File: flow/config.mk
export PLATFORM = sky130hd
export DESIGN_NAME = smul_q31
export DESIGN_NICKNAME = smul_q31
export VERILOG_FILES = /design/flow/design.v
export SDC_FILE = /design/flow/constraint.sdc
export NUM_CORES = 4
export LEC_CHECK = 0
export ABC_AREA = 1
export CAP_MARGIN = 5
export CORE_ASPECT_RATIO = 0.94
export CORE_MARGIN = 2
export CORE_UTILIZATION = 72
export CTS_CLUSTER_DIAMETER = 77
export CTS_CLUSTER_SIZE = 72
export HOLD_SLACK_MARGIN = 0.29
export MAX_ROUTING_LAYER = met4
export PLACE_DENSITY_LB_ADDON = 0.04
export SETUP_SLACK_MARGIN = -0.61
export SLEW_MARGIN = 20
File: flow/constraint.sdc
create_clock -name core_clock -period 6.01 [get_ports {clk}]
set_input_delay 1.2020 -clock core_clock [delete_from_list [all_inputs] [get_ports {clk}]]
set_output_delay 1.2020 -clock core_clock [all_outputs]
set_load 0.01 [all_outputs]
File: flow/design.v
/*verilator lint_off MULTITOP*/
module num_rpad #(
    parameter int IN_WIDTH  = 32,
    parameter int OUT_WIDTH = 32
) (
    input  logic [ IN_WIDTH-1:0] in,
    output logic [OUT_WIDTH-1:0] out
);
  localparam int EXTEND = OUT_WIDTH - IN_WIDTH;
  assign out = {in, {EXTEND{1'b0}}};
endmodule
module num_sneg #(
    parameter int WIDTH = 32
) (
    input  logic signed [WIDTH-1:0] in,
    output logic signed [WIDTH-1:0] out
);
  assign out = -in;
endmodule
module num_sabs #(
    parameter int WIDTH = 32
) (
    input  logic signed [WIDTH-1:0] in,
    output logic signed [WIDTH-1:0] out
);
  assign out = in[WIDTH-1] ? -in : in;
endmodule
module num_min #(
    parameter int WIDTH = 32
) (
    input  logic [WIDTH-1:0] left,
    input  logic [WIDTH-1:0] right,
    output logic [WIDTH-1:0] out
);
  assign out = (left < right) ? left : right;
endmodule
module num_max #(
    parameter int WIDTH = 32
) (
    input  logic [WIDTH-1:0] left,
    input  logic [WIDTH-1:0] right,
    output logic [WIDTH-1:0] out
);
  assign out = (left > right) ? left : right;
endmodule
module num_smin #(
    parameter int WIDTH = 32
) (
    input  logic signed [WIDTH-1:0] left,
    input  logic signed [WIDTH-1:0] right,
    output logic signed [WIDTH-1:0] out
);
  assign out = (left < right) ? left : right;
endmodule
module num_smax #(
    parameter int WIDTH = 32
) (
    input  logic signed [WIDTH-1:0] left,
    input  logic signed [WIDTH-1:0] right,
    output logic signed [WIDTH-1:0] out
);
  assign out = (left > right) ? left : right;
endmodule
module num_ssignbit #(
    parameter int WIDTH = 32
) (
    input logic signed [WIDTH-1:0] in,
    output logic out
);
  assign out = in[WIDTH-1];
endmodule
module num_sadd #(
    parameter int LEFT_WIDTH = 32,
    parameter int LEFT_LSB = 0,
    parameter int RIGHT_WIDTH = 32,
    parameter int RIGHT_LSB = 0,
    parameter int OUT_WIDTH = 33
) (
    input  logic signed [ LEFT_WIDTH-1:0] left,
    input  logic signed [RIGHT_WIDTH-1:0] right,
    output logic signed [  OUT_WIDTH-1:0] out
);
  logic signed [  LEFT_LSB+LEFT_WIDTH-1:0] left_aligned;
  logic signed [RIGHT_LSB+RIGHT_WIDTH-1:0] right_aligned;
  assign left_aligned = {left, {LEFT_LSB{1'b0}}};
  assign right_aligned = {right, {RIGHT_LSB{1'b0}}};
  assign out = left_aligned + right_aligned;
endmodule
module num_smul #(
    parameter int LEFT_WIDTH = 32,
    parameter int RIGHT_WIDTH = 32,
    parameter int OUT_WIDTH = 64,
    parameter int OUT_LSB = 0
) (
    input  logic signed [ LEFT_WIDTH-1:0] left,
    input  logic signed [RIGHT_WIDTH-1:0] right,
    input  logic                          go,
    input  logic                          reset,
    input  logic                          clk,
    output logic signed [  OUT_WIDTH-1:0] out,
    output logic                          done
);
  logic [1:0] done_buffer;
  assign done = done_buffer[1];
  logic signed [       LEFT_WIDTH-1:0] left_tmp;
  logic signed [      RIGHT_WIDTH-1:0] right_tmp;
  logic signed [OUT_LSB+OUT_WIDTH-1:0] out_tmp;
  assign out = out_tmp[OUT_LSB+OUT_WIDTH-1:OUT_LSB];
  always_ff @(posedge clk) begin
    if (go) begin
      done_buffer[0] <= 1;
      done_buffer[1] <= done_buffer[0];
    end else begin
      done_buffer <= 0;
    end
  end
  always_ff @(posedge clk) begin
    if (!reset && go) begin
      left_tmp  <= left;
      right_tmp <= right;
    end else begin
      left_tmp  <= 0;
      right_tmp <= 0;
    end
  end
  always_ff @(posedge clk) begin
    if (reset) begin
      out_tmp <= 0;
    end else if (go) begin
      out_tmp <= left_tmp * right_tmp;
    end else begin
      out_tmp <= out_tmp;
    end
  end
endmodule
module smul_q31 (
    input  logic        clk,
    input  logic        reset,
    input  logic        go,
    input  logic [31:0] left,
    input  logic [31:0] right,
    output logic [31:0] out,
    output logic        done
);
  num_smul #(
      .LEFT_WIDTH (32),
      .RIGHT_WIDTH(32),
      .OUT_WIDTH  (32),
      .OUT_LSB    (31)
  ) mul (
      .left (left),
      .right(right),
      .go   (go),
      .reset(reset),
      .clk  (clk),
      .out  (out),
      .done (done)
  );
endmodule
File: flow/run.sh
#!/bin/bash
# the make line also repeats each setting of config.mk as NAME=value (left out here)
make -C /OpenROAD-flow-scripts/flow DESIGN_CONFIG=/design/flow/config.mk WORK_HOME=/design/flow/orfs CLKGATE_MAP_FILE= finish
==> notes.md, run 1 <==
Summary of implementation figures.

Pwr
The power report lists cell-internal power as 0.00294 W. Combinational cells consume a total of 0.00461 W. The share of total power dissipated in combinational logic is 0.755. For this design the static power due to leakage is 29.1 nW. The worst vdd rail ir drop is 0.000186 V. The clock network power is 0.000717 W. The power report puts the net switching power at 0.00317 W.

The power density over the cells is 123 mW/mm². The power of the sequential group is 0.000776 W. Of the total power, the share spent switching nets is 0.519. The group drawing the most power is combinational logic. The share of total power dissipated in sequential elements is 0.127.

Of the total power, the clock network draws 0.118. The completed layout was analyzed and its total power is 0.00610 W.

Critical path
The kind of cell with the highest combined delay on the critical path is adder cells. The arrival time reported for the critical path endpoint is 7680 ps. The critical path required time is 6350 ps. The end point of the critical path is mul.out_tmp[56]. The startpoint class of the critical path is a flip-flop. The worst setup path is captured at a flip-flop. The number of gates on the worst path with buffers counted is 27.

In this run the register-to-register setup slack is -1340 ps. STA lists the maximum fanout along the critical path as 11. The cell that appears most often on the critical path is fa_1.

OpenSTA lists the critical path startpoint as mul.left_tmp[29]. Together, buffers and inverters on the worst path number 8. The critical register-to-register path endpoint is mul.out_tmp[56]. The cell at the slowest stage of the critical path is fa_2. The report puts the cell count of the worst reg-to-reg path at 27. Looking at the reg2reg group, the worst path starts from mul.left_tmp[29].

The kind of critical path is flip-flop to flip-flop. The delay of the slowest cell on the worst path is 670 ps.

Outcome
The run finished, with violations left. The reasons given for failing layout checks are setup timing.

Global route
The largest net degree at the start of global routing is 66. The initial antenna violation count is 5. The via count of the first global-routing pass is 39,900. For this run, the total global-route usage over all layers was measured as 0.497. The total overflow reported by the global router is 0. The first-pass GRT wire length is 214,000 µm.

Yosys
Yosys mapped a number of flops with a built-in enable equal to 0. The prevailing post-synth register cell is dfxtp_1. The gate count after technology mapping is 5,295.

The area fraction in mux cells is 0. The warning tally printed by Yosys for this design is 1. The cell type contributing the most total cell area after synthesis is fa_1. After synthesis, the netlist uses 30 different library cells. The post-synthesis cell count from yosys is 5,295. The mean post-synth cell area is 7.74 µm². The share of Yosys cell area claimed by the top area cell type is 0.524. The share of synthesized cell area in and-or and or-and compound cells is 0.0193. The synthesized-area fraction occupied by xor and xnor cells is 0.00235. After synthesis, the cell types taking the most area are fa_1, inv_1, nand2_1.

The commonest cells after synthesis are inv_1, nand2_1, fa_1. Of the synthesized area, sequential elements account for 0.0479. The synthesis-stage register bit count is 98. The most frequently used cell type in the post-synthesis netlist is inv_1. When the netlist entered floorplanning its net count stood at 6,612.

Among the non-sequential cells, adder cells take the most area. The async set-reset flop share out of synthesis is 0. The adder-cell area share of the yosys netlist is 0.578. The synthesized netlist has a Yosys-reported chip area of 0.0410 mm². The mapped netlist covers 0.0410 mm². The cell-mix breakdown from Yosys lists the simple-gate area share as 0.172.

Place
The port buffer count is 99. The final estimated routing congestion in global placement is 1.06. After legalization and detailed placement, the total HPWL measured 105,000 µm. The area of placed instances is 0.0466 mm². The detailed placer reported the number of placed instances as 6,362.

Timing
Setup repair after global routing could not meet its margin everywhere. Headroom to the max-slew limit came out at 0.293. The final timing report lists a max-slew violation count of 0. The final hold violation count recorded for this run is 0.

The final clock skew is 37.9 ps. The smallest hold slack is 445 ps. The worst setup slack after layout is -1340 ps. Of the available clock period, the critical path in the final layout requires 1.22.

The worst path in the final design needs a cycle of 7350 ps, including I/O delays and setup. For this run, the final setup violation count is recorded as 32. The transition time recorded at the tightest slew-check pin is 1060 ps. The highest clock rate is 136 MHz.

Clock tree
The clock latency on the worst-skew pair is 440 ps. Clock-pin slew was measured on the worst setup and hold paths at 120 ps. The number of CTS-inserted buffers is 9.

The CTS tree is yes. The tree built by TritonCTS fans out to 98 sinks. The H-tree generated during clock tree synthesis spans 3 levels. The maximum number of buffers from clock root to sink is 2. The number of buffers inserted for hold repair after clock tree synthesis is 0. The cell chosen for the clock root is clkbuf_16.

Die
The share of the core area taken by cells at floorplan is 0.730. Per the OpenROAD floorplan log, the height of the die is 235 µm. The chip occupies 0.0589 mm². The total area inside the core boundary comes to 0.0561 mm². The horizontal die dimension reported for this design is 250 µm. The floorplan row count is 84. In this run the count of I/O pins placed on the die edge is 100.

Detailed routing
After detailed routing, the number of remaining DRC violations is 0. The first-pass iteration count of the detailed router is 10. The violation tally recorded at the end of detailed-routing iteration 0 is 4,237. The mean number of vias per cell is 5.88. The post-detailed-route count of antenna-violating nets is 0.

The routed wire length is 147,000 µm. TritonRoute output was used to compute an average wire per cell of 22.9 µm. For this block, the via count after detailed routing is 37,700.

Finish
According to the finish report, the design has a final net count of 6,992. The core occupancy in the finished layout is 0.885. Between the synthesized netlist and the finished layout, the area growth was recorded as 21.1%. The filler-free cell count of the finished design is 6,420. The cell area after layout is 0.0496 mm².

Min path
The hold-critical path endpoint is mul.done_buffer[1]. The class of the worst hold path is flip-flop to flip-flop. The startpoint of the tightest hold check path is mul.done_buffer[0]. The count of cells along the worst hold path is 2.

Job
Across the run, the number of max-cap violations was 0. The OpenROAD warning count is 29.
repair_timing:
action                                 in CTS  in global routing
endpoints found under the hold margin       0                  0
pin swaps                                  87                234
gates resized                             316                376
setup buffers                              53                 52
setup endpoints to repair                  32                 32
gates cloned                                2                  6
per-stage QoR:
stage / TNS (ps) / setup slack, ps
6_report: -35970 / -1340
5_1_grt: -40640 / -1500
4_1_cts: -23130 / -926
3_5_place_dp: -30760 / -1100
3_3_place_gp: -29710 / -1050
2_1_floorplan: -15380 / -897
area by class of cell:
type                            count  area, µm²
Antenna cell                        9       22.5
Clock buffer                        9        225
Clock inverter                      7       66.3
Fill cell                        2769       6470
Inverter                         1766       6640
Multi-Input combinational cell   3222      33900
Sequential cell                    98       2070
Tap cell                          731        915
Timing Repair Buffer              578       5820
routing by layer:
| layer | GRT usage | vias up | part of all wire |
|---|---|---|---|
| met3 | 0.165 | 1244 | 0.15 |
| met5 | - | - | 0 |
| met4 | 0.327 | 0 | 0.099 |
| li1 | - | 15200 | - |
| met2 | 0.753 | 3253 | 0.44 |
| met1 | 0.566 | 18000 | 0.31 |
==> inputs of run 2 (changes only) <==
ABC_AREA = not set   (was 1)
CAP_MARGIN = 20   (was 5)
CELL_PAD_IN_SITES_DETAIL_PLACEMENT = 1   (was not set)
CORE_ASPECT_RATIO = 0.95   (was 0.94)
CORE_UTILIZATION = 35   (was 72)
CTS_CLUSTER_DIAMETER = 61   (was 77)
CTS_CLUSTER_SIZE = 44   (was 72)
GPL_ROUTABILITY_DRIVEN = 1   (was not set)
GPL_TIMING_DRIVEN = 0   (was not set)
HOLD_SLACK_MARGIN = not set   (was 0.29)
PLACE_DENSITY_LB_ADDON = 0.12   (was 0.04)
SETUP_SLACK_MARGIN = 0.05   (was -0.61)
SLEW_MARGIN = 0   (was 20)
clock period = 5.34 ns   (was 6.01 ns; I/O delays follow)
==> run 2 against run 1 <==
The layout still fails its checks (setup timing). Routed wire length increased by 10%. Count of clock-buffer cells in the layout increased by 2. Sequential power increased by 16%. Cell count decreased by 9.9%. Global-route usage decreased by 19 points. Design area decreased by 5.0%. Non-clock buffer count decreased by 74. Sequential share of layout area increased by 0.42 points. First-iteration DRC count decreased by 57%. Clock power increased by 6.7%. Hold slack improved by 4.2 ps. Critical endpoint is now mul.out_tmp[61].
==> notes.md, run 2 <==
Summary of implementation figures.

Timing
The final sum of negative setup slack is -68,940 ps (-32,970 ps). The final clock skew was 47.8 ps (+9.92 ps). The worst setup slack after layout is -2500 ps (-1170 ps). The count of endpoints failing hold in the final timing report is 0 (unchanged).

The worst relative slew slack is 0.305 (+0.0123). The smallest hold slack was 449 ps (+4.24 ps). The final number of setup-violating endpoints is 32 (unchanged). Setup repair after global routing could not meet its margin everywhere. The time the final worst path needs with I/O delays and setup is 7840 ps (+498 ps). The total count of max-transition violations in the final report is 0 (unchanged). The highest clock rate is 127 MHz (-6.3%). The share of the clock period used by the worst path after layout is 1.47 (+0.247).

The transition time of the tightest slew-check pin is 1040 ps (-14.5 ps).

Die
The number of top-level pins is 100 (unchanged). The area of the chip is 0.113 mm² (+91%). The chip width is 344 µm (+38%). The floorplan row count was 118 (+40%). The core utilization before placement is 0.353 (-0.378). The die outline height is 327 µm (+39%). The core box area is 0.109 mm² (+94%).

Yosys
For reference, the top cells by count after synthesis are fa_1, inv_1, and2_1. The synthesized-area fraction occupied by xor and xnor cells is 0.00911 (+0.00676). The main combinational cell family by area after synthesis is adder cells. The area figure in the yosys stat output came to 0.0384 mm² (-6.2%). The sequential fraction of the synthesis area is 0.0510 (+0.00317). The post-synthesis cell count from yosys was 4,030 (-24%). The async set-reset flop share out of synthesis was 0 (unchanged). The share of Yosys cell area claimed by the top area cell type is 0.558 (+0.0347). The area fraction in mux cells is 0.00443 (+0.00443). Sorting the synthesized cells by area gives the leading types as fa_1, and2_1, inv_1.

The gate count after technology mapping is 4,030 (-24%). The simple-gate portion of the synthesized area is 0.170 (-0.00173). The mean post-synth cell area came to 9.54 µm² (+23%). In the synthesized netlist the dominant register cell turns out to be dfxtp_1. The cell type contributing the most total cell area after synthesis is fa_1. The synthesized netlist net count is 5,347 (-19%).

The number of different library cells in the post-synthesis netlist is 68 (+130%). The tally of yosys warning messages is 1 (unchanged). The cell area after synthesis is 0.0384 mm² (-6.2%).

By instance count, the leading cell after synthesis is fa_1. The adder-cell area share of the yosys netlist is 0.616 (+0.0383). The number of enable-type register cells in the synthesized netlist is 0 (unchanged). The synthesis-stage register bit count is 98 (unchanged).

The share of synthesized cell area in and-or and or-and compound cells is 0.0337 (+0.0144).

Pwr
The worst vdd rail ir drop is 0.000202 V (+8.7%). The sequential fraction of design power is 0.150 (+0.023). The internal cell power was 0.00301 W (+2.6%).

The logic gate share of total power was 0.722 (-0.033). The power density over the cells is 127 mW/mm² (+3.5%). The combinational-cell power consumption is 0.00433 W (-6.1%). The dominant power group in this design is combinational logic. The switching portion of total power was 0.498 (-0.0210). The static power due to leakage is 22.6 nW (-22%). The power of the sequential group is 0.000902 W (+16%). The power consumption is 0.00600 W (-1.7%). The clock network power was 0.000765 W (+6.7%).

The power dissipated by switching net loads is 0.00299 W (-5.7%). The share of power burned in the clock network is 0.128 (+0.010).

Min path
The class of the worst hold path is flip-flop to flip-flop. In this run the most critical hold path is launched from mul.done_buffer[0]. In the hold report, the worst path ends at mul.done_buffer[1].

The count of cells along the worst hold path is 1 (-1).

Place
The worst slack after detailed placement was -3900 ps (-2800 ps). The port buffer count is 99 (unchanged). The total half-perimeter wirelength after legalization and detailed placement is 136,000 µm (+30%). The final estimated routing congestion in global placement came to 0.971 (-8.2%). The cell count after placement is 5,573 (-12%).

Critical path
The startpoint class of the critical path is a flip-flop. Looking at the reg2reg group, the worst path ends at mul.out_tmp[61]. The delay of the slowest cell on the worst path was 620 ps (-50 ps). The critical path buffer and inverter count is 6 (-2).

The slowest stage of the critical path belongs to the cell fa_2. The critical path required time is 5740 ps (-610 ps). The critical path launch point is mul.right_tmp[11]. The worst setup path is of the flip-flop to flip-flop kind. The arrival time reported for the critical path endpoint is 8240 ps (+560 ps). The launch point of the worst reg-to-reg path is mul.right_tmp[11]. The biggest fanout along the worst timing path is 6 (-5). The number of cells on the worst reg-to-reg path is 26 (-3.7%).

The number of gates on the worst path with buffers counted is 26 (-3.7%). STA classifies the critical path endpoint as a flip-flop. The end point of the critical path is mul.out_tmp[61].

The timing report attributes the biggest portion of critical-path delay to adder cells. The reg-to-reg setup timing slack was -2500 ps (-1170 ps).

Detailed routing
The DRC violation count after routing was 0 (unchanged). The number of design-rule violations left by the first detailed-router iteration is 1,841 (-57%). The routed length per instance was 28.0 µm (+22%). The length of routed wiring on met1 came to 66,700 µm (+49%). The routed via count is 29,200 (-23%). The met2 layer wire length in the routed design is 77,900 µm (+19%). The first-pass iteration count of the detailed router is 5 (-5). The post-detailed-route count of antenna-violating nets is 0 (unchanged). The top metal layer carrying routed signals is met4. The met3 layer wire length in the routed design came to 10,700 µm (-51%).

The mean number of vias per cell was 5.05 (-14%). The routed wire length is 162,000 µm (+10%).

Finish
The filler cell count in the final layout is 12,200 (+340%). The post-synthesis to final-layout area growth is 22.7%. The filler-free cell count of the finished design is 5,787 (-9.9%). The total number of nets in the final design is 5,648 (-19%).

Clock tree
The clock sink total was 98 (unchanged). The number of CTS-inserted buffers was 9 (unchanged). The CTS tree is yes. The clock-pin transition on the worst setup and hold timing paths is 120 ps (about the same). The maximum number of buffers from clock root to sink is 2 (unchanged).

The clock latency on the worst-skew pair came to 500 ps (+60 ps). CTS placed an instance of clkbuf_16 at the clock tree root. The CTS H-tree depth is 3 (unchanged).

Global route
The first-pass GRT wire length is 235,000 µm (+9.7%). The initial antenna violation count came to 19 (+14). The overall track demand over capacity in global routing came to 0.307 (-0.190). The largest net degree at the start of global routing is 22 (-67%).

The via count of the first global-routing pass is 32,400 (-19%). The total overflow reported by the global router is 0 (unchanged).

Job
The max-capacitance violation count is 0 (unchanged). The OpenROAD warning count came to 29 (unchanged).

Outcome
The run finished, with violations left. The violated checks flagged are setup timing.
[run 2: routing by layer]
metal  up-vias  track usage
met1     15900        0.401
met4         0        0.104
met5         -            -
met3       230       0.0421
met2       925        0.490
li1      12100            -
[run 2: through the flow]
step                cell area, µm²  utilization
global route                 47200        0.433
CTS                          45900        0.421
floorplan                    39700            -
detailed placement           42500        0.390
global placement             42500        0.390
finish                       47200        0.433
[run 2: timing repair]
action / 4_1_cts / 5_1_grt
setup buffers: 113 / 81
cloned: 1 / 1
resized: 556 / 233
pin swaps: 123 / 176
endpoints found under the setup margin: 32 / 32
hold buffers: 0 / 0
[run 2: final cells by class]
| cell class | instances | area, µm² | share of cell area |
|---|---|---|---|
| flip-flops and latches | 98 | 2160 | 0.0459 |
| clock buffers | 11 | 233 | 0.00493 |
| inverters | 969 | 3650 | 0.0775 |
| well taps | 1440 | 1800 | 0.0382 |
| multi-input cells | 2749 | 33700 | 0.713 |
| clock inverters | 5 | 42.5 | 0.000902 |
| diodes | 11 | 27.5 | 0.000583 |
| repair buffers | 291 | 2730 | 0.0579 |
| plain buffers | 213 | 2860 | 0.0607 |
==> inputs of run 3 (changes only) <==
CAP_MARGIN = 40   (was 20)
CELL_PAD_IN_SITES_DETAIL_PLACEMENT = not set   (was 1)
CORE_ASPECT_RATIO = 0.5   (was 0.95)
CORE_UTILIZATION = 72   (was 35)
CTS_CLUSTER_DIAMETER = 373   (was 61)
CTS_CLUSTER_SIZE = 95   (was 44)
GPL_ROUTABILITY_DRIVEN = not set   (was 1)
GPL_TIMING_DRIVEN = not set   (was 0)
HOLD_SLACK_MARGIN = 0.3   (was not set)
MAX_ROUTING_LAYER = not set   (was met4)
PLACE_DENSITY_LB_ADDON = not set   (was 0.12)
SETUP_SLACK_MARGIN = 0.74   (was 0.05)
SLEW_MARGIN = 20   (was 0)
TNS_END_PERCENT = 10   (was not set)
clock period = 5.67 ns   (was 5.34 ns; I/O delays follow)
==> run 3 against run 2 <==
Still fails the layout checks on setup timing. First-iteration DRC count grew 20%. Flip-flop count unchanged. Area after synthesis unchanged. Clock power is 5.4% lower. Routed wire length shrank 37%. Critical path depth down 2. Synthesized cell count unchanged. Die area down 51%. Critical path type unchanged. Largest power group unchanged.
==> notes.md, run 3 <==
Summary of implementation figures.

Detailed routing
The routed wire length is 102,000 µm (-37%). The mean number of vias per cell is 5.72 (+13%). The post-detailed-route count of antenna-violating nets was 0 (unchanged). The number of design-rule violations left by the first detailed-router iteration is 2,214 (+20%). The routed via count came to 29,100 (-0.43%). The DRC violation count after routing came to 0 (unchanged). The routed length per instance is 20.1 µm (-28%).

The first-pass iteration count of the detailed router is 6 (+1).

Critical path
The arrival time reported for the critical path endpoint is 7890 ps (-350 ps). The kind of critical path is flip-flop to flip-flop. STA lists the startpoint of the worst register-to-register path as mul.left_tmp[31].

The kind of cell with the highest combined delay on the critical path is adder cells. Per STA, the library cell used most along the worst path is fa_1. For reference, the critical path is captured by mul.out_tmp[60]. The worst setup path is launched from a flip-flop. The critical path required time was 5960 ps (+220 ps). In this run the critical path is formed by buf_8, nand2_2, fa_2, buf_4, fa_2, fa_1, inv_2, fa_2, clkinvlp_4, buf_4, fa_1, inv_1, fa_1, fa_1, fa_1, ha_4, and3_4, nand2_1, or3_4, o21ai_4, o221ai_4, o21ai_2, nor4_1, or4_1. The number of gates on the worst path with buffers counted came to 24 (-7.7%). The number of cells on the worst reg-to-reg path was 24 (-7.7%). The launch point of the critical path was reported as mul.left_tmp[31].

The worst setup path is captured at a flip-flop. Per the timing report, the most critical flop-to-flop path finishes at mul.out_tmp[60]. The biggest fanout along the worst timing path came to 6 (unchanged).

The reg-to-reg setup timing slack is -1930 ps (+580 ps). The cell at the slowest stage of the critical path is fa_2. The critical path buffer and inverter count is 6 (unchanged). The delay of the slowest cell on the worst path is 600 ps (-20 ps).

Yosys
Yosys reports that the most numerous cell types are fa_1, inv_1, and2_1. The post-synthesis cell count from yosys was 4,030 (unchanged). The synthesized netlist net count is 5,347 (unchanged). The adder-cell area share of the yosys netlist is 0.616 (unchanged). The area fraction in mux cells came to 0.00443 (unchanged). The share of Yosys cell area claimed by the top area cell type came to 0.558 (unchanged). The sequential fraction of the synthesis area was 0.0510 (unchanged). The most frequently used library cell after synthesis is fa_1. In the synthesized netlist, the dominant kind of combinational cell is adder cells. The async set-reset flop share out of synthesis is 0 (unchanged). In the post-synthesis netlist, the biggest area contributors are fa_1, and2_1, inv_1. The number of different library cells in the post-synthesis netlist came to 68 (unchanged). The simple-gate portion of the synthesized area is 0.170 (unchanged). The cell type contributing the most total cell area after synthesis is fa_1. The share of synthesized cell area in and-or and or-and compound cells is 0.0337 (unchanged).

The mean post-synth cell area is 9.54 µm² (unchanged). The cell area after synthesis was 0.0384 mm² (unchanged). The gate count after technology mapping is 4,030 (unchanged). The number of enable-type register cells in the synthesized netlist came to 0 (unchanged). The area figure in the yosys stat output is 0.0384 mm² (unchanged). The synthesized-area fraction occupied by xor and xnor cells is 0.00911 (unchanged). The tally of yosys warning messages is 1 (unchanged). The synthesis-stage register bit count came to 98 (unchanged). The prevailing post-synth register cell is dfxtp_1.

Global route
The initial antenna violation count is 3 (-16). The met3 layer usage reported by global route is 0.0699 (+0.0278). The via count of the first global-routing pass is 33,200 (+2.4%). The met1 global-route usage is 0.470 (+0.0698). The first-pass GRT wire length is 166,000 µm (-29%). The most heavily used metal layer in global routing is met2. The total overflow reported by the global router is 0 (unchanged). The largest net degree at the start of global routing is 51 (+130%). The overall track demand over capacity in global routing was 0.393 (+0.0869).

The met2 demand-to-capacity share in global routing is 0.671 (+0.181).

Place
The area of placed instances is 0.0437 mm² (+2.8%). The worst slack after detailed placement is -2080 ps (+1820 ps). The final estimated routing congestion in global placement was 0.922 (-5.0%). The total half-perimeter wirelength after legalization and detailed placement is 85,200 µm (-38%). The port buffer count is 99 (unchanged).

Pwr
The combinational-cell power consumption is 0.00351 W (-19%). The clock network power is 0.000724 W (-5.4%). The internal cell power is 0.00274 W (-9.2%). The power dissipated by switching net loads is 0.00232 W (-22%). The switching portion of total power is 0.459 (-0.0385).

The power of the sequential group is 0.000827 W (-8.3%). The static power due to leakage is 22.6 nW (-0.16%). The logic gate share of total power is 0.693 (-0.029). The sequential fraction of design power is 0.163 (+0.013). The power density over the cells is 113 mW/mm² (-11%). The worst vdd rail ir drop is 0.000208 V (+3.0%).

The share of power burned in the clock network is 0.143 (+0.015). The dominant power group in this design is combinational logic. The power consumption is 0.00506 W (-16%).

Min path
The count of cells along the worst hold path is 1 (unchanged). The worst hold path begins at mul.done_buffer[0]. The class of the worst hold path is flip-flop to flip-flop.

The worst hold path terminates at mul.done_buffer[1].

Clock tree
The number of CTS-inserted buffers is 9 (unchanged). The clock sink total came to 98 (unchanged). The clock latency on the worst-skew pair came to 420 ps (-80 ps). The clock-pin transition on the worst setup and hold timing paths came to 110 ps (about the same). The cell chosen for the clock root is clkbuf_16. The maximum number of buffers from clock root to sink is 2 (unchanged). TritonCTS built the clock tree.

The CTS H-tree depth was 3 (unchanged).

Timing
The total count of max-transition violations in the final report was 0 (unchanged). The transition time of the tightest slew-check pin was 747 ps (-295 ps). The highest clock rate was 132 MHz (+3.2%). The worst relative slew slack is 0.501 (+0.196). The time the final worst path needs with I/O delays and setup is 7600 ps (-247 ps).

The final sum of negative setup slack is -51,380 ps (+17,550 ps). Setup repair after global routing could not meet its margin everywhere. The worst setup slack after layout came to -1930 ps (+577 ps). The final clock skew is 31.2 ps (-16.6 ps).

The final number of setup-violating endpoints was 32 (unchanged). The count of endpoints failing hold in the final timing report is 0 (unchanged). The smallest hold slack is 445 ps (-3.94 ps).

The share of the clock period used by the worst path after layout is 1.34 (-0.129).

Outcome
The flow ran to the end, but the layout failed its checks. The layout checks failed on setup timing.

Die
The floorplan row count is 59 (-50%). The die outline height is 167 µm (-49%). The area of the chip came to 0.0554 mm² (-51%). The core box area is 0.0523 mm² (-52%). The chip width is 331 µm (-3.9%). The number of top-level pins is 100 (unchanged).

The core utilization before placement was 0.735 (+0.382).

Job
The max-capacitance violation count is 0 (unchanged). The OpenROAD warning count is 31 (+6.9%).

Finish
The filler cell count in the final layout is 2,857 (-77%). The cell area after layout is 0.0447 mm² (-5.2%). The total number of nets in the final design is 5,694 (+0.81%). The total area of multi-input combinational cells is 0.0325 mm² (-3.3%).

Relative to the synthesized area, the layout overhead comes to 16.4%. The sequential cell area is 0.00201 mm² (-7.3%).
-- run 3: through the flow --
| stage | utilization | std cells |
|---|---|---|
| after floorplan | - | 4030 |
| after global placement | 0.834 | 5048 |
| after detailed placement | 0.835 | 5049 |
| after CTS | 0.847 | 5083 |
| after global routing | 0.855 | 5085 |
| final | 0.855 | 5085 |
-- run 3: timing repair --
item,in CTS,in global routing
hold buffers,0,0
endpoints found under the setup margin,32,32
buffers inserted,18,0
pin swaps,32,48
gates resized,44,108
-- run 3: layout make-up --
cell class | instances | share of cell area
clock buffers | 9 | 0.00503
clock inverters | 7 | 0.00182
diodes | 2 | 0.000112
well taps | 701 | 0.0196
repair buffers | 550 | 0.120
multi-input cells | 2749 | 0.727
flip-flops and latches | 98 | 0.0449
inverters | 969 | 0.0814
-- run 3: layer usage --
layer	routed length (µm)	vias up
met5	11	-
met4	6670	2
met3	7430	444
met2	52600	1348
met1	35300	15100
li1	-	12200
==> inputs of run 4 (changes only) <==
ABC_AREA = 1   (was not set)
CAP_MARGIN = 20   (was 40)
CORE_ASPECT_RATIO = not set   (was 0.5)
CORE_UTILIZATION = 70   (was 72)
CTS_CLUSTER_DIAMETER = 232   (was 373)
CTS_CLUSTER_SIZE = 38   (was 95)
HOLD_SLACK_MARGIN = not set   (was 0.3)
SETUP_SLACK_MARGIN = 2.5   (was 0.74)
TNS_END_PERCENT = not set   (was 10)
clock period = 4.12 ns   (was 5.67 ns; I/O delays follow)
==> run 4 against run 3 <==
The flow now stops in 5_1_grt. Die area is 9.3% higher. Area after synthesis is 6.6% higher. Synthesized cell count is 31% higher.
==> notes.md, run 4 <==
Summary of implementation figures.

Yosys
The share of synthesized cell area in and-or and or-and compound cells is 0.0193 (-0.0144). The most frequently used cell type in the post-synthesis netlist is inv_1. The area figure in the yosys stat output was 0.0410 mm² (+6.6%). Per the synthesis report, the dominant area consumer among library cells is fa_1. The synthesis-stage register bit count is 98 (unchanged). The sequential fraction of the synthesis area is 0.0479 (-0.00317).

The synthesized-area fraction occupied by xor and xnor cells is 0.00235 (-0.00676). The area fraction in mux cells is 0 (-0.00443). The mean post-synth cell area is 7.74 µm² (-19%). The synthesized netlist net count is 6,612 (+24%). The async set-reset flop share out of synthesis was 0 (unchanged). The gate count after technology mapping is 5,295 (+31%). The share of Yosys cell area claimed by the top area cell type is 0.524 (-0.0347).

The synthesis run identifies the leading combinational cell family as adder cells. The number of different library cells in the post-synthesis netlist is 30 (-56%). The number of enable-type register cells in the synthesized netlist is 0 (unchanged). The adder-cell area share of the yosys netlist came to 0.578 (-0.0383). The tally of yosys warning messages is 1 (unchanged). The cell area after synthesis came to 0.0410 mm² (+6.6%). The post-synthesis cell count from yosys was 5,295 (+31%). The synthesis report names the predominant flop master as dfxtp_1. Yosys reports that the most numerous cell types are inv_1, nand2_1, fa_1. The simple-gate portion of the synthesized area is 0.172 (+0.00173). The main area contributors are fa_1, inv_1, nand2_1.

Place
The total half-perimeter wirelength after legalization and detailed placement came to 103,000 µm (+20%). The worst slack after detailed placement is -2830 ps (-757 ps). The port buffer count is 99 (unchanged). The area of placed instances is 0.0475 mm² (+8.8%).

The final estimated routing congestion in global placement is 1.01 (+9.3%).

Clock tree
The maximum number of buffers from clock root to sink is 2 (unchanged). The CTS H-tree depth came to 3 (unchanged). The number of buffers inserted for hold repair after clock tree synthesis is 0 (unchanged). The number of CTS-inserted buffers is 9 (unchanged). The cell chosen for the clock root is clkbuf_16. The clock sink total was 98 (unchanged).

Die
The number of top-level pins is 100 (unchanged). The floorplan row count came to 88 (+49%). The core box area is 0.0578 mm² (+10%). The die outline height was 246 µm (+47%).

The area of the chip is 0.0605 mm² (+9.3%). The core utilization before placement is 0.709 (-0.0254). The chip width came to 246 µm (-26%).

Outcome
The failing step is 5_1_grt. The run stopped with a tool error.
run 4: timing repair:
item                       in CTS
gates resized                 537
pin swaps                     173
buffers inserted               69
gates cloned                    4
setup endpoints to repair     129
run 4: stage by stage:
step | setup TNS (ps) | util | hold slack (ps) | instances
after floorplan | -72810 | - | 390 | 5295
after global placement | -83870 | 0.822 | 415 | 6442
after detailed placement | -86270 | 0.822 | 414 | 6442
after CTS | -82440 | 0.860 | 438 | 6531
==> inputs of run 5 (changes only) <==
ABC_AREA = not set   (was 1)
CAP_MARGIN = 5   (was 20)
CORE_UTILIZATION = 72   (was 70)
CTS_CLUSTER_DIAMETER = 338   (was 232)
CTS_CLUSTER_SIZE = 66   (was 38)
HOLD_SLACK_MARGIN = -0.1   (was not set)
MAX_ROUTING_LAYER = met4   (was not set)
PLACE_DENSITY_LB_ADDON = 0.0   (was not set)
SETUP_SLACK_MARGIN = 1.87   (was 2.5)
clock period = 7.08 ns   (was 4.12 ns; I/O delays follow)
==> run 5 against run 4 <==
The layout now fails its checks (setup timing). Area after synthesis decreased by 6.2%. Die area is 8.7% lower. Synthesized cell count shrank 24%.
==> notes.md, run 5 <==
Summary of implementation figures.

Timing
Setup repair after global routing could not meet its margin everywhere. The highest clock rate is 129 MHz. Across all hold checks on the routed design, the worst slack comes to 462 ps. The max-slew check reports its worst relative slack as 0.324. Once routing completed, OpenROAD measured the worst setup slack at -688 ps. The share of the clock period used by the worst path after layout is 1.10. For the finished layout, the period the worst path requires is 7770 ps. The transition time recorded at the tightest slew-check pin is 1010 ps. The total count of max-transition violations in the final report is 0. Per the final timing report, the hold violations number 0. Between clock sinks in the finished design, the worst skew comes to 28.8 ps. The final number of setup-violating endpoints is 32.

Pwr
The logic gate share of total power is 0.716. The power density over the cells is 96.3 mW/mm². The script computed the net switching share of total power as 0.476. Combinational power for this build is 0.00318 W. The clock network consumes a total of 0.000591 W. The share of total power dissipated in the clock network is 0.133.

The power of the sequential group is 0.000670 W. The internal power of the cells totals 0.00233 W. For this design the total switching power over the nets is 0.00211 W. The group drawing the most power is combinational logic. The power report puts the leakage power at 23.0 nW. In this run the VDD rail shows a maximum IR drop of 0.000178 V. The sequential fraction of design power is 0.151. The power consumption is 0.00444 W.

Global route
The via count of the first global-routing pass is 35,400. The first global-routing pass estimated 189,000 µm of wire. The initial antenna violation count was 4. The total overflow reported by the global router is 0. The largest net degree at the start of global routing is 51. The global routing report lists combined usage of all routing layers as 0.467.

Critical path
The worst setup path is of the flip-flop to flip-flop kind. Per the timing report, the most critical flop-to-flop path finishes at mul.out_tmp[60]. The kind of cell with the highest combined delay on the critical path is adder cells.

The reg-to-reg setup timing slack is -690 ps. The delay of the slowest cell on the worst path is 670 ps. The number of cells on the worst reg-to-reg path is 23. The script reports the combined buffer and inverter count of the critical path as 4. The critical path launch point is mul.right_tmp[17]. The cell at the slowest stage of the critical path is fa_2. The arrival time reported for the critical path endpoint is 8060 ps.

Looking at the reg2reg group, the worst path starts from mul.right_tmp[17]. The critical path ends at mul.out_tmp[60]. Listed in order, past its start point the critical path passes buf_12, nand2_1, fa_1, fa_1, inv_1, fa_1, fa_1, fa_2, fa_1, fa_1, inv_1, fa_1, inv_2, ha_4, a21oi_1, o21ai_0, a221o_1, a31oi_4, o21ai_4, o221ai_4, o21ai_2, nor4b_4, or4_1. Walking the critical path from launch to capture passes 23 cell instances.

STA classifies the critical path endpoint as a flip-flop. The critical path required time is 7370 ps. Max fanout on the critical path was recorded as 21. The startpoint class of the critical path is a flip-flop. By instance count, the cell type seen most on the critical path is fa_1.

Yosys
The number of different library cells in the post-synthesis netlist is 68 (+130%). The synthesis-stage register bit count is 98 (unchanged). For reference, the top logic cell family by area is adder cells. The area fraction in mux cells is 0.00443 (+0.00443).

The post-synthesis cell count from yosys is 4,030 (-24%). The mean post-synth cell area is 9.54 µm² (+23%). The tally of yosys warning messages is 1 (unchanged). The area figure in the yosys stat output was 0.0384 mm² (-6.2%). The sequential fraction of the synthesis area is 0.0510 (+0.00317).

The cell area after synthesis is 0.0384 mm² (-6.2%). The async set-reset flop share out of synthesis is 0 (unchanged). The number of enable-type register cells in the synthesized netlist is 0 (unchanged). The largest total area in the synthesized netlist belongs to fa_1. For this run, the leading register cell type out of synthesis is dfxtp_1. The share of synthesized cell area in and-or and or-and compound cells is 0.0337 (+0.0144). The gate count after technology mapping came to 4,030 (-24%). Sorting the synthesis cell report by count puts at the top fa_1. The adder-cell area share of the yosys netlist is 0.616 (+0.0383). The synthesized-area fraction occupied by xor and xnor cells is 0.00911 (+0.00676). The simple-gate portion of the synthesized area was 0.170 (-0.00173). The synthesis report lists the most area-consuming cells as fa_1, and2_1, inv_1.

In the synthesized netlist, the cells that appear most often are fa_1, inv_1, and2_1. The share of Yosys cell area claimed by the top area cell type was 0.558 (+0.0347). The synthesized netlist net count is 5,347 (-19%).

Finish
The post-synthesis to final-layout area growth is 20.0%. The filler-free cell count of the finished design is 5,114. The filler cell count in the final layout is 2,531. The total number of nets in the final design is 5,732.

Job
The OpenROAD warning count is 29. The max-capacitance violation count is 0.

Min path
The startpoint of the tightest hold check path is mul.out_tmp[52]. Note that the worst hold path type here is flip-flop to flip-flop. The count of cells along the worst hold path is 2.

The hold-critical path endpoint is mul.out_tmp[52].

Place
The total half-perimeter wirelength after legalization and detailed placement is 94,000 µm (-8.3%). The port buffer count is 99 (unchanged). The worst slack after detailed placement is -717 ps (+2120 ps). The cell count after placement is 5,024 (-22%). The final estimated routing congestion in global placement came to 0.992 (-1.6%).

Detailed routing
Once iteration 0 of detailed routing completed, the report listed 2,687 DRC markers. Using the TritonRoute via totals, the vias-per-cell ratio works out to 6.04. The DRC violation count after routing is 0. Wires add up to 123,000 µm. The routed length per instance is 24.1 µm. The routed via count is 30,900. The first-pass iteration count of the detailed router is 9. The post-detailed-route count of antenna-violating nets is 0.

Clock tree
The clock sink total is 98 (unchanged). The maximum number of buffers from clock root to sink came to 2 (unchanged). The CTS H-tree depth was 3 (unchanged). The CTS tree is yes.

The tree is rooted in a clkbuf_16. The clock latency on the worst-skew pair is 430 ps. The number of CTS-inserted buffers was 9 (unchanged).

The clock-pin transition on the worst setup and hold timing paths is 90 ps.

Die
The chip width is 235 µm (-4.4%). The number of top-level pins is 100 (unchanged). The floorplan row count is 84 (-4.5%). The core utilization before placement is 0.730 (+0.0210). The core box area is 0.0527 mm² (-8.9%). The die outline height is 235 µm (-4.4%). The area of the chip was 0.0553 mm² (-8.7%).

Outcome
The flow ran to the end, but the layout failed its checks. The checks that failed: setup timing.
==> run 5: repair_timing <==
item / CTS / global route
endpoints found under the hold margin: 0 / 0
pin swaps: 89 / 88
buffers inserted: 47 / 17
resized: 199 / 92
hold buffers: 0 / 0
cloned: 3 / 1
endpoints found under the setup margin: 32 / 32
==> run 5: final cells by class <==
type | instances | area, µm² | share of cell area
diodes | 6 | 15.0 | 0.000326
clock buffers | 9 | 225 | 0.00488
clock inverters | 7 | 81.3 | 0.00176
inverters | 969 | 3640 | 0.0789
multi-input cells | 2749 | 33400 | 0.723
flip-flops and latches | 98 | 2080 | 0.0451
well taps | 688 | 861 | 0.0187
repair buffers | 588 | 5850 | 0.127
==> run 5: metrics by stage <==
step	TNS [ps]	util	cell area (µm²)
detailed placement	-10390	0.836	44000
global placement	-7050	0.836	44000
CTS	-4720	0.866	45600
floorplan	-2120	-	39700
finish	-11990	0.876	46100
global route	-18260	0.876	46100
==> run 5: metal layers <==
layer	share of wire	global-route usage	routed length, µm
met5	0	-	0
met4	0.10	0.358	12800
met3	0.10	0.0894	12800
met2	0.48	0.755	59700
met1	0.31	0.513	37800
==> inputs of run 6 (changes only) <==
ABC_AREA = 1   (was not set)
CAP_MARGIN = 20   (was 5)
CORE_ASPECT_RATIO = 1.62   (was not set)
CORE_MARGIN = 6   (was 2)
CORE_UTILIZATION = 59   (was 72)
CTS_CLUSTER_DIAMETER = 305   (was 338)
HOLD_SLACK_MARGIN = not set   (was -0.1)
PLACE_DENSITY_LB_ADDON = 0.16   (was 0.0)
SETUP_SLACK_MARGIN = not set   (was 1.87)
clock period = 10.2 ns   (was 7.08 ns; I/O delays follow)
==> run 6 against run 5 <==
The run now finishes clean. Maximum frequency decreased by 5.1%. Power decreased by 42%. Synthesized cell count increased by 31%. Largest power group unchanged. Highest routed layer unchanged.
==> notes.md, run 6 <==
Summary of implementation figures.

Pwr
The logic gate share of total power is 0.651 (-0.065). The power density over the cells is 59.7 mW/mm² (-38%). The power of the sequential group is 0.000488 W (-27%). The switching portion of total power is 0.536 (+0.0600). The internal cell power was 0.00119 W (-49%). The static power due to leakage is 26.4 nW (+15%). The worst vdd rail ir drop was 0.000153 V (-14%).

Of all power groups, the one with the highest power is combinational logic. The power consumption is 0.00257 W (-42%). The sequential fraction of design power is 0.190 (+0.039). The share of power burned in the clock network is 0.159 (+0.026).

The power dissipated by switching net loads is 0.00138 W (-35%). The clock network power is 0.000409 W (-31%). The combinational-cell power consumption is 0.00168 W (-47%).

Die
The floorplan row count is 122 (+45%). The area of the chip is 0.0761 mm² (+38%). The core box area came to 0.0685 mm² (+30%). The number of top-level pins is 100 (unchanged). The chip width was 219 µm (-6.8%).

The die outline height is 347 µm (+48%). The core utilization before placement was 0.598 (-0.132).

Critical path
The critical register-to-register path endpoint is mul.out_tmp[54]. The biggest fanout along the worst timing path was 15 (-29%). The worst setup path is of the flip-flop to flip-flop kind. The reg-to-reg setup timing slack came to 2010 ps (+2700 ps). The startpoint class of the critical path is a flip-flop. For this design, the slowest cell found on the critical path is fa_1.

The launch point of the worst reg-to-reg path is mul.left_tmp[31]. The critical path buffer and inverter count came to 8 (+4). The number of cells on the worst reg-to-reg path is 26 (+13%). The arrival time reported for the critical path endpoint is 8530 ps (+470 ps). STA classifies the critical path endpoint as a flip-flop.

The critical path required time was 10,540 ps (+3170 ps). In this design, the largest share of critical-path delay is due to adder cells. The delay of the slowest cell on the worst path came to 890 ps (+220 ps). In this run the worst setup path begins at mul.left_tmp[31].

The number of gates on the worst path with buffers counted is 26 (+13%). The most critical setup path has its endpoint at mul.out_tmp[54].

Finish
The post-synthesis to final-layout area growth is 5.16%. The total number of nets in the final design is 6,579 (+15%). The filler-free cell count of the finished design is 6,135 (+20%).

Yosys
The share of synthesized cell area in and-or and or-and compound cells is 0.0193 (-0.0144). Looking at area per cell type in the netlist, the leader is fa_1. The tally of yosys warning messages is 1 (unchanged). The number of different library cells in the post-synthesis netlist is 30 (-56%). The synthesized-area fraction occupied by xor and xnor cells is 0.00235 (-0.00676). The simple-gate portion of the synthesized area is 0.172 (+0.00173). The most frequently used cell type in the post-synthesis netlist is inv_1.

The synthesized netlist net count came to 6,612 (+24%). The synthesis-stage register bit count is 98 (unchanged). The post-synthesis cell count from yosys is 5,295 (+31%). Among the non-sequential cells, adder cells take the most area. The area figure in the yosys stat output is 0.0410 mm² (+6.6%). The number of enable-type register cells in the synthesized netlist is 0 (unchanged). The async set-reset flop share out of synthesis is 0 (unchanged). The sequential fraction of the synthesis area was 0.0479 (-0.00317). The mean post-synth cell area is 7.74 µm² (-19%). The cell area after synthesis was 0.0410 mm² (+6.6%). The adder-cell area share of the yosys netlist is 0.578 (-0.0383).

The area fraction in mux cells is 0 (-0.00443). The gate count after technology mapping is 5,295 (+31%). The prevailing post-synth register cell is dfxtp_1.

Sorting the synthesized cells by how often they occur yields inv_1, nand2_1, fa_1. Sorting the synthesized cells by area gives the leading types as fa_1, inv_1, nand2_1. The share of Yosys cell area claimed by the top area cell type is 0.524 (-0.0347).

Clock tree
The CTS H-tree depth came to 3 (unchanged). The number of buffers inserted for hold repair after clock tree synthesis is 0 (unchanged). The number of CTS-inserted buffers is 9 (unchanged). The maximum number of buffers from clock root to sink was 2 (unchanged). The clock latency on the worst-skew pair is 440 ps (about the same).

The clock sink total is 98 (unchanged). The CTS tree is yes. The cell chosen for the clock root is clkbuf_16. The number of buffers added for setup after CTS was 0 (-100%). The clock-pin transition on the worst setup and hold timing paths came to 90 ps (about the same). The total of cells resized after clock tree synthesis is 0 (-100%).

Timing
The transition time of the tightest slew-check pin is 1050 ps (+34.0 ps). The share of the clock period used by the worst path after layout is 0.803 (-0.295). The final clock skew came to 26.3 ps (-2.50 ps). The worst setup slack after layout is 2010 ps (+2700 ps). Setup repair after global routing left no endpoint under its margin.

The final number of setup-violating endpoints is 0 (-100%). The highest clock rate came to 122 MHz (-5.1%). The count of endpoints failing hold in the final timing report is 0 (unchanged). The final sum of negative setup slack is 0 ps (+11,990 ps). The smallest hold slack is 429 ps (-33.0 ps).

The total count of max-transition violations in the final report is 0 (unchanged). The time the final worst path needs with I/O delays and setup is 8190 ps (+419 ps). The worst relative slew slack is 0.302 (-0.0226).

Place
The worst slack after detailed placement is 2120 ps (+2840 ps). The cell count after placement is 6,119 (+22%). The total half-perimeter wirelength after legalization and detailed placement is 103,000 µm (+9.5%). The port buffer count is 99 (unchanged). The final estimated routing congestion in global placement is 1.03 (+4.1%).

Job
The OpenROAD warning count was 26 (-10%). The max-capacitance violation count is 0 (unchanged).

Detailed routing
The routed length per instance was 19.8 µm (-18%). The routed wire length is 122,000 µm (-1.1%). The number of design-rule violations left by the first detailed-router iteration is 2,008 (-25%). The mean number of vias per cell came to 5.29 (-12%). The post-detailed-route count of antenna-violating nets came to 0 (unchanged). The routed via count came to 32,500 (+5.1%). The number of inserted diodes is 0 (-6). The first-pass iteration count of the detailed router is 11 (+2). The DRC violation count after routing is 0 (unchanged).

Min path
The hold-critical path endpoint is mul.done_buffer[1]. The class of the worst hold path is flip-flop to flip-flop. The count of cells along the worst hold path is 2 (unchanged). The startpoint of the tightest hold check path is mul.done_buffer[0].

Global route
The initial antenna violation count is 0 (-4). The largest net degree at the start of global routing is 66 (+29%). The total overflow reported by the global router was 0 (unchanged). The overall track demand over capacity in global routing came to 0.341 (-0.126). The via count of the first global-routing pass is 35,400 (-0.10%). The first-pass GRT wire length was 191,000 µm (+0.93%).

Outcome
The flow ran to the end and the layout has no timing, DRC or antenna violations.
[run 6: area by class of cell]
class	instances	area [µm²]
multi-input combinational	3222	31600
fill	6192	25400
inverter	1766	6630
sequential	98	1980
timing repair buffer	165	1480
tap	868	1090
clock buffer	9	225
clock inverter	7	81.3
[run 6: per-stage QoR]
step                area, µm²   util
CTS                     43100  0.629
finish                  43100  0.629
global route            43100  0.629
detailed placement      42800  0.624
floorplan               41000      -
global placement        42800  0.624
[run 6: per-layer routing]
layer | up-vias | part of all wire | GRT usage
met4 | 0 | 0.091 | 0.240
met1 | 16300 | 0.32 | 0.344
met5 | - | 0 | -
met2 | 1315 | 0.54 | 0.607
met3 | 530 | 0.051 | 0.0410
li1 | 14300 | - | -
==> inputs of run 7 (changes only) <==
CAP_MARGIN = 15   (was 20)
CORE_ASPECT_RATIO = 0.5   (was 1.62)
CORE_MARGIN = 2   (was 6)
CORE_UTILIZATION = 72   (was 59)
CTS_CLUSTER_DIAMETER = 320   (was 305)
CTS_CLUSTER_SIZE = 100   (was 66)
MAX_ROUTING_LAYER = not set   (was met4)
PLACE_DENSITY = 0.36   (was not set)
PLACE_DENSITY_LB_ADDON = not set   (was 0.16)
SETUP_SLACK_MARGIN = 0.69   (was not set)
TNS_END_PERCENT = 10   (was not set)
clock period = 4.99 ns   (was 10.2 ns; I/O delays follow)
==> run 7 against run 6 <==
The run now fails in 5_1_grt. Die area fell by 23%. Area after synthesis unchanged. Synthesized cell count did not move.
==> notes.md, run 7 <==
Summary of implementation figures.

Yosys
The area figure in the yosys stat output came to 0.0410 mm² (unchanged). The share of Yosys cell area claimed by the top area cell type is 0.524 (unchanged). The tally of yosys warning messages was 1 (unchanged). The async set-reset flop share out of synthesis is 0 (unchanged).

The number of different library cells in the post-synthesis netlist is 30 (unchanged). The cell type contributing the most total cell area after synthesis is fa_1. The most frequently used cell type in the post-synthesis netlist is inv_1.

The simple-gate portion of the synthesized area is 0.172 (unchanged). The cell area after synthesis was 0.0410 mm² (unchanged). The post-synthesis cell count from yosys is 5,295 (unchanged). The share of synthesized cell area in and-or and or-and compound cells is 0.0193 (unchanged). The adder-cell area share of the yosys netlist is 0.578 (unchanged). The synthesized-area fraction occupied by xor and xnor cells is 0.00235 (unchanged).

The mean post-synth cell area is 7.74 µm² (unchanged). In the synthesized netlist, the dominant kind of combinational cell is adder cells. The gate count after technology mapping is 5,295 (unchanged).

The most used flip-flop cell after synthesis is dfxtp_1. The sequential fraction of the synthesis area is 0.0479 (unchanged). The area fraction in mux cells is 0 (unchanged). The synthesized netlist net count is 6,612 (unchanged). The synthesis report lists the most area-consuming cells as fa_1, inv_1, nand2_1.

The number of enable-type register cells in the synthesized netlist came to 0 (unchanged). The synthesis-stage register bit count came to 98 (unchanged). The commonest cells after synthesis are inv_1, nand2_1, fa_1.

Clock tree
The maximum number of buffers from clock root to sink is 2 (unchanged). The cell chosen for the clock root is clkbuf_16. The CTS H-tree depth is 3 (unchanged).

The number of CTS-inserted buffers was 9 (unchanged). The number of buffers inserted for hold repair after clock tree synthesis came to 0 (unchanged). The clock sink total is 98 (unchanged).

Place
The worst slack after detailed placement is -2330 ps (-4450 ps). The cell count after placement is 6,393 (+4.5%). The final estimated routing congestion in global placement came to 1.26 (+22%). The port buffer count is 99 (unchanged).

The area of placed instances was 0.0465 mm² (+8.7%). The total half-perimeter wirelength after legalization and detailed placement is 119,000 µm (+15%).

Global route
Per the GRT congestion report, total overflow comes to 8. The overall track demand over capacity in global routing is 0.739.

Die
The number of top-level pins is 100 (unchanged). The core utilization before placement is 0.734 (+0.136). The floorplan row count is 61 (-50%). The chip width is 341 µm (+56%).

The core box area is 0.0559 mm² (-18%). The die outline height is 173 µm (-50%). The area of the chip is 0.0590 mm² (-23%).

Outcome
The failing step is 5_1_grt. The tool reported: "[ERROR GRT-0232] Routing congestion too high. Check the congestion heatmap in the GUI". The run stopped with a tool error.
## run 7: timing repair
action / 4_1_cts
pin swaps: 56
setup endpoints to repair: 32
endpoints found under the hold margin: 0
resized: 187
setup buffers: 18
## run 7: through the flow
step                      setup TNS (ps)  hold WS [ps]
after floorplan                   -48610           390
after global placement            -64440           392
after detailed placement          -67700           399
after CTS                         -58670           419
## run 7: per-layer routing
layer | GRT overflow | track usage
met3 | 0 | 0.651
met5 | 0 | 0.496
met4 | 1 | 0.624
met2 | 5 | 0.871
met1 | 2 | 0.751
==> inputs of run 8 (changes only) <==
CAP_MARGIN = 5   (was 15)
CORE_ASPECT_RATIO = not set   (was 0.5)
CORE_MARGIN = 6   (was 2)
CORE_UTILIZATION = 56   (was 72)
CTS_CLUSTER_DIAMETER = not set   (was 320)
CTS_CLUSTER_SIZE = 66   (was 100)
GPL_TIMING_DRIVEN = 0   (was not set)
MAX_ROUTING_LAYER = met5   (was not set)
PLACE_DENSITY = not set   (was 0.36)
PLACE_DENSITY_LB_ADDON = 0.16   (was not set)
SETUP_SLACK_MARGIN = not set   (was 0.69)
TNS_END_PERCENT = not set   (was 10)
clock period = 5.11 ns   (was 4.99 ns; I/O delays follow)
==> run 8 against run 7 <==
Synthesized cell count stayed put. Area after synthesis stayed put. Die area rose by 35%. The layout now fails its checks (setup timing).
==> notes.md, run 8 <==
Summary of implementation figures.

Critical path
STA lists the maximum fanout along the critical path as 8. The reg-to-reg setup timing slack is -2260 ps. The startpoint class of the critical path is a flip-flop. In the setup report, the worst path falls into the class flip-flop to flip-flop. The kind of end point of the critical path is a flip-flop. In this run the worst setup path terminates at mul.out_tmp[54]. The launch point of the worst reg-to-reg path is mul.left_tmp[31]. On the critical path, the stage with the largest delay is an instance of fa_2. The most common cell type on the critical path is inv_2. Walking the critical path from launch to capture passes 29 cell instances. The arrival time reported for the critical path endpoint is 7690 ps.

The kind of cell with the highest combined delay on the critical path is adder cells. The critical register-to-register path endpoint is mul.out_tmp[54]. The critical path contains buffers and inverters numbering 11 combined. The critical path required time is 5430 ps. The number of cells on the worst reg-to-reg path is 29. The critical path launch point is mul.left_tmp[31]. Per STA, the highest per-stage delay on the worst path measures 640 ps.

Yosys
Among the non-sequential cells, adder cells take the most area. The async set-reset flop share out of synthesis is 0 (unchanged). The cell area after synthesis is 0.0410 mm² (unchanged). The number of different library cells in the post-synthesis netlist is 30 (unchanged).

The number of enable-type register cells in the synthesized netlist was 0 (unchanged). The tally of yosys warning messages is 1 (unchanged). Yosys attributes the largest share of cell area to fa_1, inv_1, nand2_1. The post-synthesis cell count from yosys was 5,295 (unchanged). The area fraction in mux cells is 0 (unchanged). The prevailing post-synth register cell is dfxtp_1. The simple-gate portion of the synthesized area is 0.172 (unchanged). The share of Yosys cell area claimed by the top area cell type came to 0.524 (unchanged).

The cell type contributing the most total cell area after synthesis is fa_1. In the post-synthesis netlist, the cell with the most instances is inv_1. The synthesized-area fraction occupied by xor and xnor cells is 0.00235 (unchanged). The adder-cell area share of the yosys netlist came to 0.578 (unchanged). The area figure in the yosys stat output is 0.0410 mm² (unchanged). The synthesis-stage register bit count was 98 (unchanged). The mean post-synth cell area is 7.74 µm² (unchanged). The sequential fraction of the synthesis area was 0.0479 (unchanged). The synthesized netlist net count is 6,612 (unchanged). By count the netlist is led by inv_1, nand2_1, fa_1.

The share of synthesized cell area in and-or and or-and compound cells is 0.0193 (unchanged). The gate count after technology mapping is 5,295 (unchanged).

Min path
The count of cells along the worst hold path is 2. The hold-critical path endpoint is mul.done_buffer[1]. Note that the worst hold path type here is flip-flop to flip-flop.

The startpoint of the tightest hold check path is mul.done_buffer[0].

Clock tree
The CTS H-tree depth is 3 (unchanged). For the worst-skew pair, the clock arrives at the later sink with an insertion delay of 450 ps. Per the CTS log, the root buffer master is clkbuf_16. The maximum number of buffers from clock root to sink is 2 (unchanged). The number of buffers inserted for hold repair after clock tree synthesis is 0 (unchanged).

The clock-pin transition on the worst setup and hold timing paths is 110 ps. The CTS tree is yes. The number of CTS-inserted buffers is 9 (unchanged).

The clock sink total is 98 (unchanged).

Outcome
The run finished, with violations left. The checks that failed were setup timing.

Die
The die outline height is 283 µm (+64%). The core utilization before placement is 0.570 (-0.164). The area of the chip was 0.0798 mm² (+35%). The number of top-level pins was 100 (unchanged). The chip width came to 283 µm (-17%). The core box area was 0.0720 mm² (+29%).

The floorplan row count came to 98 (+61%).

Timing
Of the available clock period, the critical path in the final layout requires 1.44. The final number of setup-violating endpoints is 32. At the pin with the least slew margin, the transition time is 923 ps. The tightest hold path in the finished design has a slack of 434 ps. Setup repair after global routing could not meet its margin everywhere.

The worst relative slew slack is 0.384. For reference, the final report shows the max-slew violation count at 0. Across all setup checks in the final design, the least slack found is -2260 ps. Based on the critical path, the design can be clocked at up to 136 MHz. Clock skew on the completed layout was measured at 31.1 ps. The final sum of negative setup slack is -60,730 ps. The smallest clock period supported by the final layout is computed as 7370 ps. The count of endpoints failing hold in the final timing report is 0.

Pwr
Of the total power, combinational logic draws 0.752. IR analysis of the VDD net gives a maximum drop of 0.000229 V. Summed over all nets, the switching power comes to 0.00378 W. The power report attributes to the clock group a share of 0.122.

The leakage power in the latest report is 28.8 nW. The internal cell power is 0.00338 W. The power of the sequential group is 0.000906 W.

Summed over all combinational cells, the power is 0.00538 W. Of the total power, registers draw 0.127. The clock network power is 0.000871 W. Looking at the group totals, the largest power group turns out to be combinational logic. The power density over the cells is 144 mW/mm². The switching portion of total power is 0.527.

Finish
The filler cell count in the final layout is 5,971. The total number of nets in the final design is 6,863. The sequential cell area is 0.00216 mm². The total area of multi-input combinational cells is 0.0340 mm². The post-synthesis to final-layout area growth is 21.1%.

Global route
Overall routing resource usage recorded by global route was 0.410. The via count of the first global-routing pass is 37,700. The first-pass GRT wire length is 236,000 µm. Entering global routing, the biggest net connects 22 pins. The total overflow reported by the global router is 0. The initial antenna violation count is 8.

Detailed routing
The first TritonRoute pass finished after 7 iterations. The DRC violation count after routing is 0. In this run, the number of DRC markers left after iteration 0 of detailed routing was 3,425. The routed design shows a via density per instance of 5.40. The routed wire length is 158,000 µm. The post-detailed-route count of antenna-violating nets is 0. For this sky-water flow run, the detailed-routed wirelength per cell is reported as 24.3 µm. The routed via count is 35,100.

Place
The final estimated routing congestion in global placement is 1.04 (-18%). The port buffer count is 99 (unchanged). The worst slack after detailed placement was -3020 ps (-693 ps). The total half-perimeter wirelength after legalization and detailed placement is 130,000 µm (+9.3%).

Job
The run reported a max-capacitance violation count of 0. In this run the tools logged warnings totalling 29.
## run 8: what timing repair did
item                       CTS  global route
gates cloned                 3             0
buffers inserted           113            27
setup endpoints to repair   32            32
resized                    667           205
pin swaps                  270           200
## run 8: area by class of cell
| class | instances | area share |
|---|---|---|
| inverters | 1766 | 0.134 |
| well taps | 950 | 0.0239 |
| plain buffers | 207 | 0.0594 |
| clock inverters | 7 | 0.00164 |
| multi-input cells | 3222 | 0.685 |
| clock buffers | 9 | 0.00454 |
| flip-flops and latches | 98 | 0.0435 |
| diodes | 4 | 0.000202 |
| repair buffers | 242 | 0.0473 |
## run 8: stage by stage
stage                      util  std cells  instance area (µm²)  total power (W)
after floorplan               -       5295                42700          0.00355
after global placement    0.623       6344                44900          0.00509
after detailed placement  0.624       6345                44900          0.00510
after CTS                 0.679       6476                48800          0.00680
after global routing      0.690       6501                49600          0.00752
final                     0.690       6505                49600          0.00716
## run 8: routing by layer
layer / track usage / share of wire / wire length (µm)
met3: 0.117 / 0.13 / 19800
met4: 0.280 / 0.093 / 14700
met2: 0.612 / 0.43 / 67800
met1: 0.518 / 0.35 / 55800
met5: 0 / 0.00045 / 71
==> inputs of run 9 (changes only) <==
ABC_AREA = not set   (was 1)
CAP_MARGIN = 20   (was 5)
CORE_MARGIN = 2   (was 6)
CORE_UTILIZATION = 64   (was 56)
CTS_CLUSTER_DIAMETER = 337   (was not set)
CTS_CLUSTER_SIZE = 97   (was 66)
GPL_TIMING_DRIVEN = not set   (was 0)
MAX_ROUTING_LAYER = not set   (was met5)
PLACE_DENSITY_LB_ADDON = not set   (was 0.16)
SETUP_SLACK_MARGIN = 3.43   (was not set)
clock period = 12.4 ns   (was 5.11 ns; I/O delays follow)
==> run 9 against run 8 <==
Now clean on timing, DRC and antenna. Via count is 23% lower. Register-to-register slack better by 6100 ps. Sequential power decreased by 57%. Flip-flop count stayed put. Critical endpoint is now mul.out_tmp[60]. Largest cell class unchanged.
==> notes.md, run 9 <==
Summary of implementation figures.

Yosys
The cell area after synthesis is 0.0384 mm² (-6.2%). The share of synthesized cell area in and-or and or-and compound cells is 0.0337 (+0.0144). Sorting the Yosys area breakdown by cell type puts at the top fa_1. In the post-synthesis netlist, the biggest area contributors are fa_1, and2_1, inv_1. The area figure in the yosys stat output came to 0.0384 mm² (-6.2%).

The share of Yosys cell area claimed by the top area cell type was 0.558 (+0.0347). The mean post-synth cell area is 9.54 µm² (+23%). The most used flip-flop cell after synthesis is dfxtp_1.

The number of different library cells in the post-synthesis netlist is 68 (+130%). The commonest cells after synthesis are fa_1, inv_1, and2_1. The area fraction in mux cells is 0.00443 (+0.00443). The main combinational cell family by area after synthesis is adder cells. The sequential fraction of the synthesis area is 0.0510 (+0.00317). The async set-reset flop share out of synthesis is 0 (unchanged).

The number of enable-type register cells in the synthesized netlist is 0 (unchanged). The synthesized-area fraction occupied by xor and xnor cells came to 0.00911 (+0.00676). The synthesis-stage register bit count is 98 (unchanged). The simple-gate portion of the synthesized area is 0.170 (-0.00173). The synthesized netlist net count came to 5,347 (-19%). The adder-cell area share of the yosys netlist came to 0.616 (+0.0383).

The tally of yosys warning messages is 1 (unchanged). The most frequently used cell type in the post-synthesis netlist is fa_1.

Pwr
The power dissipated by switching net loads is 0.00102 W (-73%). The group drawing the most power is combinational logic. The internal cell power came to 0.00101 W (-70%).

The logic gate share of total power is 0.641 (-0.111). The combinational-cell power consumption is 0.00130 W (-76%). The static power due to leakage is 20.3 nW (-30%). The sequential fraction of design power is 0.191 (+0.064).

The power of the sequential group is 0.000386 W (-57%). The share of power burned in the clock network is 0.168 (+0.046). The power density over the cells was 50.2 mW/mm² (-65%). The worst vdd rail ir drop is 0.0000863 V (-62%).

Finish
The sequential cell area is 0.00198 mm² (-8.3%). The total area of multi-input combinational cells is 0.0321 mm² (-5.8%). The core occupancy in the finished layout is 0.681 (-0.00833). The post-synthesis to final-layout area growth is 5.00%. The cell area after layout is 0.0404 mm² (-19%).

Detailed routing
The post-detailed-route count of antenna-violating nets is 0 (unchanged). The mean number of vias per cell was 5.68 (+5.1%). The number of design-rule violations left by the first detailed-router iteration is 1,384 (-60%). The routed via count was 27,000 (-23%). The routed wire length is 101,000 µm (-36%). The first-pass iteration count of the detailed router is 5 (-2).

The DRC violation count after routing is 0 (unchanged).

Place
The port buffer count came to 99 (unchanged). The area of placed instances is 0.0400 mm² (-11%). The final estimated routing congestion in global placement was 0.899 (-13%). The total half-perimeter wirelength after legalization and detailed placement is 80,400 µm (-38%). The worst slack after detailed placement is 3160 ps (+6180 ps).

Critical path
Following the worst setup path forward leads to its endpoint at mul.out_tmp[60]. In this design, the critical path's most frequently occurring cell is fa_1. The biggest fanout along the worst timing path is 32 (+24). The slowest stage of the critical path belongs to the cell fa_1.

The launch point of the critical path was reported as mul.right_tmp[2]. Broken down by cell family, the worst path's largest delay share belongs to adder cells. The critical path required time came to 12,710 ps (+7280 ps). In this run the critical register-to-register path is captured at mul.out_tmp[60]. The number of gates on the worst path with buffers counted is 26 (-10%). The critical path in this run is classified as flip-flop to flip-flop. The worst setup path is captured at a flip-flop. The reg-to-reg setup timing slack came to 3860 ps (+6120 ps).

STA classifies the critical path startpoint as a flip-flop. The launch point of the worst reg-to-reg path is mul.right_tmp[2]. The critical path buffer and inverter count came to 6 (-5). The number of cells on the worst reg-to-reg path is 26 (-10%).

Die
The chip width is 249 µm (-12%). The number of top-level pins came to 100 (unchanged). The core box area is 0.0592 mm² (-18%). The area of the chip is 0.0620 mm² (-22%). The core utilization before placement is 0.649 (+0.0794).

The floorplan row count came to 89 (-9.2%).

Min path
In this run the worst hold path is classified as flip-flop to flip-flop. Per the hold report, the tightest min-delay path originates at mul.done_buffer[0].

Timing
The highest clock rate is 117 MHz (-14%). The time the final worst path needs with I/O delays and setup was 8540 ps (+1170 ps). The count of endpoints failing hold in the final timing report is 0 (unchanged). The share of the clock period used by the worst path after layout was 0.689 (-0.753). The total count of max-transition violations in the final report is 0 (unchanged). The final sum of negative setup slack is 0 ps (+60,730 ps). Setup repair after global routing left no endpoint under its margin.

The final number of setup-violating endpoints came to 0 (-100%). The worst relative slew slack came to 0.386 (+0.00162). The final clock skew was 29.0 ps (-2.11 ps). The transition time of the tightest slew-check pin is 921 ps (-2.43 ps).

Clock tree
TritonCTS built the clock tree. The number of CTS-inserted buffers is 9 (unchanged). The clock sink total was 98 (unchanged). The CTS H-tree depth was 3 (unchanged). The cell chosen for the clock root is clkbuf_16.

The clock latency on the worst-skew pair was 430 ps (-20 ps). The number of buffers added for setup after CTS is 0 (-100%). The clock-pin transition on the worst setup and hold timing paths is 110 ps (about the same).

Global route
The overall track demand over capacity in global routing is 0.350 (-0.0598). The total overflow reported by the global router came to 0 (unchanged). The largest net degree at the start of global routing is 68 (+210%). The via count of the first global-routing pass came to 30,900 (-18%). The first-pass GRT wire length is 166,000 µm (-30%). The initial antenna violation count is 3 (-5).

Outcome
The run finished with no timing, DRC or antenna violations.

Job
The max-capacitance violation count is 0 (unchanged). The OpenROAD warning count is 28 (-3.4%).
[run 9: routing by layer]
metal  vias to the layer above  share of wire  global-route usage
li1                      11400              -                   -
met1                     14200           0.35               0.413
met2                      1086           0.52               0.618
met3                       312          0.062              0.0531
met4                         2          0.064               0.192
met5                         -        0.00013                   0
[run 9: layout make-up]
type,instances,share of cell area
Antenna cell,1,0.0000620
Clock inverter,7,0.00220
Tap cell,773,0.0240
Timing Repair Buffer,157,0.0351
Multi-Input combinational cell,2749,0.794
Sequential cell,98,0.0490
Clock buffer,9,0.00558
Inverter,969,0.0901
[run 9: repair_timing]
| action | 4_1_cts | 5_1_grt |
|---|---|---|
| setup endpoints to repair | 2 | 2 |
| cloned | 0 | 0 |
| gates resized | 3 | 5 |
| hold buffers | 0 | 0 |
[run 9: metrics by stage]
step           std cells  hold WS (ps)  total power, W
2_1_floorplan       4030           412         0.00122
3_3_place_gp        4746           425         0.00167
5_1_grt             4762           478         0.00219
6_report            4763           457         0.00203
4_1_cts             4762           462         0.00205
3_5_place_dp        4746           433         0.00169
Power figures rest on the tool's default switching activity, not on a simulated workload.
